Setup of run 1:
Design k580vm80a, start of the top module:
module k580vm80a
(
   input         pin_clk,        
   input         pin_f1,         
   input         pin_f2,         
   input         pin_reset,      
   output [15:0] pin_a,          
   output  [7:0] pin_dout,       
   input   [7:0] pin_din,        
   output        pin_aena,       
   output        pin_dena,       
   input         pin_hold,      
   output        pin_hlda,      
   input         pin_ready,     
   output        pin_wait,      
   input         pin_int,       
   output        pin_inte,      
   output        pin_sync,      
   output        pin_dbin,      
   output        pin_wr_n
);
Size: roughly 1300 cells after synthesis, about 250 flip-flops, roughly 47 I/O pins, ~14000 sq um of cells after synthesis.
make LEC_CHECK=0 CAP_MARGIN=20 CELL_PAD_IN_SITES_DETAIL_PLACEMENT=0 CELL_PAD_IN_SITES_GLOBAL_PLACEMENT=3 CORE_MARGIN=2 CORE_UTILIZATION=25 GPL_ROUTABILITY_DRIVEN=1 GPL_TIMING_DRIVEN=1 MAX_ROUTING_LAYER=met5 PLACE_DENSITY_LB_ADDON=0.21 SLEW_MARGIN=30 finish   # period 4.91 ns
run.sh (not shown) runs the stock make flow with config.mk's settings and CLKGATE_MAP_FILE=.
Run 1 finished every step from synthesis to the final layout, and the layout passed the timing, DRC and antenna checks.
[inputs] run 2 vs run 1
==> flow/config.mk <==
export PLATFORM = sky130hd
export DESIGN_NAME = k580vm80a
export DESIGN_NICKNAME = k580vm80a
export VERILOG_FILES = /design/flow/design.v
export SDC_FILE = /design/flow/constraint.sdc
export NUM_CORES = 4
export LEC_CHECK = 0
export ABC_AREA = 1
export CAP_MARGIN = 20
export CORE_MARGIN = 2
export CORE_UTILIZATION = 66
export SLEW_MARGIN = 20
==> flow/constraint.sdc <==
create_clock -name core_clock -period 3.6 [get_ports {pin_clk}]
set_input_delay 0.7200 -clock core_clock [delete_from_list [all_inputs] [get_ports {pin_clk}]]
set_output_delay 0.7200 -clock core_clock [all_outputs]
set_load 0.01 [all_outputs]
Results
Run 2 finished every stage; the final checks, however, were not passed, the failures being negative setup slack.
Per the final summary, run 1 finished and its layout is clean on timing, DRC and antenna.
Compared with run 1, run 2 shows length of routed met2 wiring that has gone down by more than 10%.
Worst setup path startpoint = i[7]$_DFFE_PP_: run 2; worst setup path startpoint = i[0]$_DFFE_PP_: run 1
Fmax | run 2 vs run 1 | run 2 faster
[diff] synthesized area, run 2 relative to run 1: improvement
Compared with run 1, run 2 shows a higher non-clock buffer count.
#### Input delta (run 3 over run 2)
diff --git a/flow/config.mk b/flow/config.mk
--- a/flow/config.mk
+++ b/flow/config.mk
@@ -10,3 +10,4 @@
 export CORE_MARGIN = 2
 export CORE_UTILIZATION = 66
+export CTS_CLUSTER_SIZE = 71
 export SLEW_MARGIN = 20
==> flow/constraint.sdc <==
create_clock -name core_clock -period 3.75 [get_ports {pin_clk}]
set_input_delay 0.7500 -clock core_clock [delete_from_list [all_inputs] [get_ports {pin_clk}]]
set_output_delay 0.7500 -clock core_clock [all_outputs]
set_load 0.01 [all_outputs]
[summary]
No crash in run 3: every stage finished, but the layout fails its final checks due to negative setup slack. Number of max-capacitance violations reported came out exactly the same in run 3 and run 2. Run 3: utilization is 4.6 points lower than what run 2 reported. From run 2 to run 3 the numbers moved as follows: total global-route track usage -2.1 points, clock period minus worst slack -280 ps. Clock-buffer cell count on run 3 is up relative to run 2. Est. power | run 3 vs run 2 | run 3 lower. Internal power of the cells delta (run 3 − run 2): favourable. Sort run 3 and run 2 by cell count, descending, and run 2 comes first.
Input-level comparison between run 4 and run 3:
diff --git a/flow/config.mk b/flow/config.mk
--- a/flow/config.mk
+++ b/flow/config.mk
@@ -6,8 +6,7 @@
 export NUM_CORES = 4
 export LEC_CHECK = 0
-export ABC_AREA = 1
 export CAP_MARGIN = 20
 export CORE_MARGIN = 2
-export CORE_UTILIZATION = 66
-export CTS_CLUSTER_SIZE = 71
+export CORE_UTILIZATION = 40
+export SETUP_SLACK_MARGIN = 1.08
 export SLEW_MARGIN = 20
==> flow/constraint.sdc <==
create_clock -name core_clock -period 6.48 [get_ports {pin_clk}]
set_input_delay 1.2960 -clock core_clock [delete_from_list [all_inputs] [get_ports {pin_clk}]]
set_output_delay 1.2960 -clock core_clock [all_outputs]
set_load 0.01 [all_outputs]
--- outcome ---
- [diff] hold slack, run 4 relative to run 3: regression
- Die area (lower): run 3
- Number of global-route vias before repair shrinks by a little under 10% when moving from run 3 to run 4.
- Both conditions hold for run 4: the flow ran to the end and the final layout passed the timing, DRC and antenna checks.
What run 5 does differently from run 4 at the input level:
diff --git a/flow/config.mk b/flow/config.mk
--- a/flow/config.mk
+++ b/flow/config.mk
@@ -8,5 +8,5 @@
 export CAP_MARGIN = 20
 export CORE_MARGIN = 2
-export CORE_UTILIZATION = 40
-export SETUP_SLACK_MARGIN = 1.08
+export CORE_UTILIZATION = 71
+export CTS_CLUSTER_DIAMETER = 212
 export SLEW_MARGIN = 20
==> flow/constraint.sdc <==
create_clock -name core_clock -period 5.41 [get_ports {pin_clk}]
set_input_delay 1.0820 -clock core_clock [delete_from_list [all_inputs] [get_ports {pin_clk}]]
set_output_delay 1.0820 -clock core_clock [all_outputs]
set_load 0.01 [all_outputs]
Results
Run 5: all stages complete, timing, DRC and antenna checks passed. Going from run 4 to run 5, final cell area excluding filler cells shrank slightly. Going from run 4 to run 5, number of non-clock buffers grows by about 11%. For post-layout instance count excluding filler cells, dividing the value from run 5 by the value from run 4 gives 0.900. Re die width: run 4 was higher than run 5. Run 5 vs. run 4: longest individual stage delay on the worst path increased by 70 ps relative to the old numbers; hold slack decreased by 3.9 ps relative to the old numbers; post-route total power increased by about 20% relative to the old numbers; sequential power increased by about 20% relative to the old numbers; clock network latency to the later pin of the worst-skew pair decreased by 20 ps relative to the old numbers. Compared with run 4, run 5 shows clock group share of total power lower by 0.9 points. Run 5 -> run 4: flip-flop and latch count delta 0, exact match.
Changes in run 6 relative to run 5:
diff --git a/flow/config.mk b/flow/config.mk
--- a/flow/config.mk
+++ b/flow/config.mk
@@ -8,5 +8,5 @@
 export CAP_MARGIN = 20
 export CORE_MARGIN = 2
-export CORE_UTILIZATION = 71
-export CTS_CLUSTER_DIAMETER = 212
+export CORE_UTILIZATION = 68
+export CTS_CLUSTER_SIZE = 29
 export SLEW_MARGIN = 20
==> flow/constraint.sdc <==
create_clock -name core_clock -period 3.73 [get_ports {pin_clk}]
set_input_delay 0.7460 -clock core_clock [delete_from_list [all_inputs] [get_ports {pin_clk}]]
set_output_delay 0.7460 -clock core_clock [all_outputs]
set_load 0.01 [all_outputs]
==> results <==
Against run 5, cell area in run 6 came out worse.
Diff run 5 -> run 6 | area added between synthesis and finish | increase of 18 points
Complete run, failing final checks: run 6, reason negative setup slack.
Min worst endpoint required time across run 6 and run 5: run 6
Run 6: relative area of non-clock buffer cells in the final design higher than run 5
When run 6 is measured against run 5, its final worst setup slack turns out 930 ps lower.
Lower highest clock frequency the design can meet among run 6 and run 5: run 5
Run 5 vs run 6, timing endpoint of the critical path: r16_bc[15]$_DFFE_PP_ vs r[1]$_DFFE_PP_
Run 5 → run 6: die size went up, global routing met3 resource utilization climbed 5.2 points, post-CTS setup buffer count rose 40, internal power of the cells has increased.

========
Starting RTL as in the previous note.
Settings: LEC_CHECK=0, ABC_AREA=1, CAP_MARGIN=20, CORE_MARGIN=2, CORE_UTILIZATION=66, CTS_CLUSTER_SIZE=29, SETUP_SLACK_MARGIN=0.76, SLEW_MARGIN=20; clock period 3.78 ns.
The starting point finished but fails on negative setup slack.
Change:
Settings changed: ABC_AREA 1 to not set, CORE_UTILIZATION 66 to 40, CTS_CLUSTER_SIZE 29 to not set, SETUP_SLACK_MARGIN 0.76 to not set.
Clock period 3.78 ns to 8.58 ns, I/O delays scaled along.
Effect:
- Now the flow completed without violations
- combinational power came out lower by 68%
- cell area came out lower by 6.4%
- global-route usage came out lower by 26 points
- setup slack gains 3.1 ns
- worst hold slack loses 0.026 ns
- core utilization came out lower by 41 points
- wire length came out lower by 20%
Change:
Settings changed: ABC_AREA set to 1, MAX_ROUTING_LAYER set to met4.
Clock period 8.58 ns to 8.0 ns, I/O delays scaled along.
After rerunning:
- worst setup slack improves by 0.40 ns
- synthesized area goes down by 6.7%
- cell area went down by 6.0%
- power went up by 2.0%
- non-clock buffer count fell by 18
- clock-buffer cell count rises by 3
- sequential cell count stays the same
- global-route usage falls by 0.30 points
- clock power barely changes
- sequential power climbs by about 7%
Change:
Settings changed: ABC_AREA 1 to not set, CORE_UTILIZATION 40 to 17, MAX_ROUTING_LAYER met4 to not set.
Clock period 8.0 ns to 6.48 ns, I/O delays scaled along.
After rerunning:
- setup slack gets worse by 2.1 ns
- via count came out higher by 16%
- critical path depth came out lower by 10
- synthesized area came out higher by 7.2%
- utilization came out lower by 26 points
- register-to-register slack gets worse by 2.1 ns
- cell area came out higher by 12%
- synthesized cell count came out lower by 3.3%
Change:
Settings changed: CORE_UTILIZATION 17 to 57.
Clock period 6.48 ns to 6.29 ns, I/O delays scaled along.
Result: The new run passed the timing, DRC and antenna checks; die area goes down by 69%; sequential share of layout area goes up by 2.4 points; critical path depth goes down by 2; worst setup slack is worse by 0.28 ns; global-route usage goes up by 24 points; sequential power goes up by about 2%; final cell count goes down by 30%; combinational power is about the same; register-to-register slack is worse by 0.28 ns; hold slack is worse by 0.061 ns.

========
## v38
Starting RTL as in the previous note.
## k580vm80a
module k580vm80a
(
   input         pin_clk,        
   input         pin_f1,         
   input         pin_f2,         
   input         pin_reset,      
   output [15:0] pin_a,          
   output  [7:0] pin_dout,       
   input   [7:0] pin_din,        
   output        pin_aena,       
   output        pin_dena,       
   input         pin_hold,      
   output        pin_hlda,      
   input         pin_ready,     
   output        pin_wait,      
   input         pin_int,       
   output        pin_inte,      
   output        pin_sync,      
   output        pin_dbin,      
   output        pin_wr_n
);
==> flow/config.mk <==
export PLATFORM = sky130hd
export DESIGN_NAME = k580vm80a
export DESIGN_NICKNAME = k580vm80a
export VERILOG_FILES = /design/flow/design.v
export SDC_FILE = /design/flow/constraint.sdc
export NUM_CORES = 4
export LEC_CHECK = 0
export ABC_AREA = 1
export CAP_MARGIN = 20
export CORE_ASPECT_RATIO = 0.5
export CORE_MARGIN = 2
export CORE_UTILIZATION = 72
export CTS_CLUSTER_DIAMETER = 373
export CTS_CLUSTER_SIZE = 13
export PLACE_DENSITY_LB_ADDON = 0.19
export SETUP_SLACK_MARGIN = 1.12
export SLEW_MARGIN = 20
==> flow/constraint.sdc <==
create_clock -name core_clock -period 4.33 [get_ports {pin_clk}]
set_input_delay 0.8660 -clock core_clock [delete_from_list [all_inputs] [get_ports {pin_clk}]]
set_output_delay 0.8660 -clock core_clock [all_outputs]
set_load 0.01 [all_outputs]
global routing (5_1_grt): v38 exited with error
Edits applied to the flow inputs when going from v38 to v31:
Settings: changing CORE_UTILIZATION from 72 to 64; removing SETUP_SLACK_MARGIN (formerly 1.12); removing CTS_CLUSTER_DIAMETER (formerly 373); removing CORE_ASPECT_RATIO (formerly 0.5); removing ABC_AREA (formerly 1); removing PLACE_DENSITY_LB_ADDON (formerly 0.19); removing CTS_CLUSTER_SIZE (formerly 13); changing the clock period (ns, I/O delays scaled along) from 4.33 to 4.13.
==> comparison <==
Flow for v38 halted at global routing (5_1_grt), error code GRT-0232.
What the final checks of v31 revealed, after a flow that finished every stage, was a layout that fails on negative setup slack.
Between v31 and v38, it is v31 whose die area is higher, by about 20%.
Looking at setup fix buffers added after clock tree synthesis, v31 sits 22 below v38.
v31 — number of cells upsized or downsized after cts 12 higher, v38 as reference
Summary — summed instance area of the synthesized netlist, v31 relative to v38: higher, by about 7%.
Input changes introduced in v7 (baseline for comparison: v31):
Settings: setting ABC_AREA to 1 for the first time; setting CTS_CLUSTER_SIZE to 14 for the first time; changing CORE_UTILIZATION from 64 to 72; changing the clock period (ns, I/O delays scaled along) from 4.13 to 3.84.
- Going from v31 to v7, the fraction of the mapped netlist area in compound gates was found to have gone down by 8.9 points.
- Reported for v7 and v31, number of enable flip-flop cells turned out identical to the last digit.
- Status: v7 FAILED at global routing (5_1_grt) (tool error)
- When v7 is measured against v31, its post-synthesis share of cell area spent on xor and xnor gates turns out 0.27 points lower.

========
run A:
k580vm80a again, from the RTL that the note above started with.
==> flow/config.mk <==
export PLATFORM = sky130hd
export DESIGN_NAME = k580vm80a
export DESIGN_NICKNAME = k580vm80a
export VERILOG_FILES = /design/flow/design.v
export SDC_FILE = /design/flow/constraint.sdc
export NUM_CORES = 4
export LEC_CHECK = 0
export CAP_MARGIN = 25
export CELL_PAD_IN_SITES_DETAIL_PLACEMENT = 0
export CORE_MARGIN = 9
export CORE_UTILIZATION = 15
export CTS_CLUSTER_SIZE = 81
export HOLD_SLACK_MARGIN = -0.07
export MAX_ROUTING_LAYER = met4
export MIN_ROUTING_LAYER = met2
export PLACE_DENSITY_LB_ADDON = 0.17
export SETUP_SLACK_MARGIN = -0.13
export SLEW_MARGIN = 20
export TNS_END_PERCENT = 95
==> flow/constraint.sdc <==
create_clock -name core_clock -period 6.51 [get_ports {pin_clk}]
set_input_delay 1.3020 -clock core_clock [delete_from_list [all_inputs] [get_ports {pin_clk}]]
set_output_delay 1.3020 -clock core_clock [all_outputs]
set_load 0.01 [all_outputs]
Per the final summary, run A finished and its layout is clean on timing, DRC and antenna.
Inputs modified between run A and run B:
# run A
export LEC_CHECK = 0
export CAP_MARGIN = 25
export CELL_PAD_IN_SITES_DETAIL_PLACEMENT = 0
export CORE_MARGIN = 9
export CORE_UTILIZATION = 15
export CTS_CLUSTER_SIZE = 81
export HOLD_SLACK_MARGIN = -0.07
export MAX_ROUTING_LAYER = met4
export MIN_ROUTING_LAYER = met2
export PLACE_DENSITY_LB_ADDON = 0.17
export SETUP_SLACK_MARGIN = -0.13
export SLEW_MARGIN = 20
export TNS_END_PERCENT = 95
create_clock -name core_clock -period 6.51 [get_ports {pin_clk}]
# run B
export LEC_CHECK = 0
export CAP_MARGIN = 20
export CORE_MARGIN = 2
export CORE_UTILIZATION = 40
export CTS_CLUSTER_SIZE = 56
export SLEW_MARGIN = 20
export TNS_END_PERCENT = 60
create_clock -name core_clock -period 3.88 [get_ports {pin_clk}]
Notes after the runs:
Run A completed end to end with timing, DRC and antenna clean. Finished, but not clean: run B, with setup timing. Count of cell instances traversed by the critical path ended up 3 higher on run B than on run A. Maximum frequency (run B / run A): 1.4. Run B — total chip power 68% higher, run A as reference. Compared with run A, in run B tightest slew margin relative to the limit has increased, floorplan die height shows a reduction of 41%, cell area increased by about 5% relative to the old numbers, total internal power now larger. Diff run A..run B | max-cap violation count | unchanged. NOTE: total setup violations reported at the end of the flow in run B exceeds that of run A. [compare] base=run A new=run B: worst setup slack now smaller, total routed wirelength now sits lower.
The following lists how run C was set up differently from run B:
# run B
export LEC_CHECK = 0
export CAP_MARGIN = 20
export CORE_MARGIN = 2
export CORE_UTILIZATION = 40
export CTS_CLUSTER_SIZE = 56
export SLEW_MARGIN = 20
export TNS_END_PERCENT = 60
create_clock -name core_clock -period 3.88 [get_ports {pin_clk}]
# run C
export LEC_CHECK = 0
export ABC_AREA = 1
export CAP_MARGIN = 20
export CORE_MARGIN = 2
export CORE_UTILIZATION = 72
export MAX_ROUTING_LAYER = met5
export SETUP_SLACK_MARGIN = 1.02
export SLEW_MARGIN = 40
create_clock -name core_clock -period 3.88 [get_ports {pin_clk}]
==> results <==
In run B the implementation completed, yet the final layout does not meet the checks, the culprit being setup timing. Run C terminated abnormally: global routing (5_1_grt) reported GRT-0232. Run C against run B: die span in y lost 27%, area enclosed by the die boundary lost about 50%, area reported by Yosys stat lost 6.7%. Of run B and run C, run B shows the higher number of instances in the placed design, with run C below it. Cell count after synthesis: run C vs run B up 45.
Input-level comparison between run D and run C:
# run C
export LEC_CHECK = 0
export ABC_AREA = 1
export CAP_MARGIN = 20
export CORE_MARGIN = 2
export CORE_UTILIZATION = 72
export MAX_ROUTING_LAYER = met5
export SETUP_SLACK_MARGIN = 1.02
export SLEW_MARGIN = 40
create_clock -name core_clock -period 3.88 [get_ports {pin_clk}]
# run D
export LEC_CHECK = 0
export CAP_MARGIN = 20
export CORE_MARGIN = 2
export CORE_UTILIZATION = 40
export SLEW_MARGIN = 20
create_clock -name core_clock -period 6.48 [get_ports {pin_clk}]
Results
Run D: no failed stages, no open violations at the end. Summary of run D over run C: area after synthesis picked up an extra about 7%, chip area line of the yosys report climbed about 7%, area after detailed placement picked up an extra about 2%, buffers inserted during post-CTS setup optimization down 41. Run D vs run C: synthesized cell count down.
Power figures rest on the tool's default switching activity, not on a simulated workload.
